run A:
==> flow/design.v (excerpt) <==
module AXIS_FIR_v1_0 # 
    (
        parameter integer C_S_AXIS_TDATA_WIDTH	= 16,
        parameter integer C_M_AXIS_TDATA_WIDTH	= 32,
        parameter integer C_M_AXIS_START_COUNT	= 32
    )
    (
        input wire [3:0] s_axis_tkeep,
        output wire [3:0] m_axis_tkeep,
        input wire  s_axis_aclk,
        input wire  s_axis_aresetn,
        output wire  s_axis_tready,
        input wire [C_S_AXIS_TDATA_WIDTH-1 : 0] s_axis_tdata,
        input wire [(C_S_AXIS_TDATA_WIDTH/8)-1 : 0] s_axis_tstrb,
        input wire  s_axis_tlast,
        input wire  s_axis_tvalid,
        input wire  m_axis_aclk,
        input wire  m_axis_aresetn,
        output wire  m_axis_tvalid,
        output wire [C_M_AXIS_TDATA_WIDTH-1 : 0] m_axis_tdata,
        output wire [(C_M_AXIS_TDATA_WIDTH/8)-1 : 0] m_axis_tstrb,
        output wire  m_axis_tlast,
        input wire  m_axis_tready
    );
Size: about 7400 cells after synthesis, ~720 flip-flops, about 72 I/O pins, roughly 81000 sq um of cells after synthesis.
==> flow/config.mk <==
export PLATFORM = sky130hd
export DESIGN_NAME = AXIS_FIR_v1_0
export DESIGN_NICKNAME = AXIS_FIR_v1_0
export VERILOG_FILES = /design/flow/design.v
export SDC_FILE = /design/flow/constraint.sdc
export NUM_CORES = 4
export LEC_CHECK = 0
export CAP_MARGIN = 20
export CELL_PAD_IN_SITES_GLOBAL_PLACEMENT = 1
export CORE_ASPECT_RATIO = 1.54
export CORE_MARGIN = 3
export CORE_UTILIZATION = 63
export GPL_ROUTABILITY_DRIVEN = 1
export GPL_TIMING_DRIVEN = 1
export SLEW_MARGIN = 20
export TNS_END_PERCENT = 65
==> flow/constraint.sdc <==
create_clock -name core_clock -period 6.23 [get_ports {s_axis_aclk}]
set_input_delay 1.2460 -clock core_clock [delete_from_list [all_inputs] [get_ports {s_axis_aclk}]]
set_output_delay 1.2460 -clock core_clock [all_outputs]
set_load 0.01 [all_outputs]
run.sh (not shown) runs the stock make flow with config.mk's settings and CLKGATE_MAP_FILE=.
Run A finished all stages; layout check result: FAIL, due to setup timing.
Relative to run A, the following input files were edited for run B:
- CORE_UTILIZATION: 63 -> 17
- CORE_MARGIN: 3 -> 9
- PLACE_DENSITY_LB_ADDON: unset -> 0.13
==> results <==
Against run A, non-clock buffer count in run B rose by more than half. Run A has lower die outline area than run B. The uppermost layer routed comes out met4 in one run and met5 in the other, namely in run A and run B respectively. Per the comparison of run B with run A, part of the cycle the worst path needs higher; final area higher. Of run A and run B, not a single run came through the flow clean.
Input changes introduced in run C (baseline for comparison: run B):
- setting SETUP_SLACK_MARGIN to 0.71 for the first time
- changing CORE_ASPECT_RATIO from 1.54 to 1.33
- setting ABC_AREA to 1 for the first time
- changing PLACE_DENSITY_LB_ADDON from 0.13 to 0.2
- setting MAX_ROUTING_LAYER to met4 for the first time
Findings:
For run B, the capturing element of the worst setup path was LPF_FIR_inst.fir_data_out[30]$_DFFE_PP_, unlike run C, where it was LPF_FIR_inst.fir_data_out[18]$_DFFE_PP_.
Diff run B -> run C | met2 wire length | increase of 9300 microns
Run C vs. run B: achievable clock frequency now larger, synthesis-to-layout area growth went down, number of distinct standard cells referenced by the synthesized netlist has decreased.
Run C vs. run B: setup TNS moved up, placed cell area climbed 4.1%, post-detailed-route DRC marker count did not really move.
Run B and run C: one clean run, run C; the rest did not finish clean.
| run B | all stages done | FAIL | setup timing |
Against run B, clock skew in run C came out worse.
Run C vs run B, worst setup path startpoint: LPF_FIR_inst.buff3[7]$_DFFE_PP_ vs LPF_FIR_inst.acc11[15]$_DFFE_PP_
When run C is set beside run B, its post-route non-filler standard cell count turns out to be 2348 larger.
Relative to run C, the following input files were edited for run D:
- MAX_ROUTING_LAYER no longer set, was met4
- CORE_ASPECT_RATIO now 0.72, was 1.33
- ABC_AREA no longer set, was 1
- CELL_PAD_IN_SITES_GLOBAL_PLACEMENT now 0, was 1
- CORE_UTILIZATION now 72, was 17
- SETUP_SLACK_MARGIN no longer set, was 0.71
- CORE_MARGIN now 2, was 9
- PLACE_DENSITY_LB_ADDON no longer set, was 0.2
- the clock period (ns, I/O delays scaled along) now 5.5, was 6.23
Results
The startpoint of the worst setup timing path comes out LPF_FIR_inst.buff3[7]$_DFFE_PP_ in one run and LPF_FIR_inst.buff6[7]$_DFFE_PP_ in the other, namely in run C and run D respectively.
Run D against run C: sequential fraction of total cell area went up 1.8 points; synthesis-to-layout area growth went down 0.62 points.
The sole clean run among run C and run D is run C.
Run D finished all stages; however, its layout fails the closing checks, the failures being setup timing.
Looking at global-route usage, run D sits above run C.
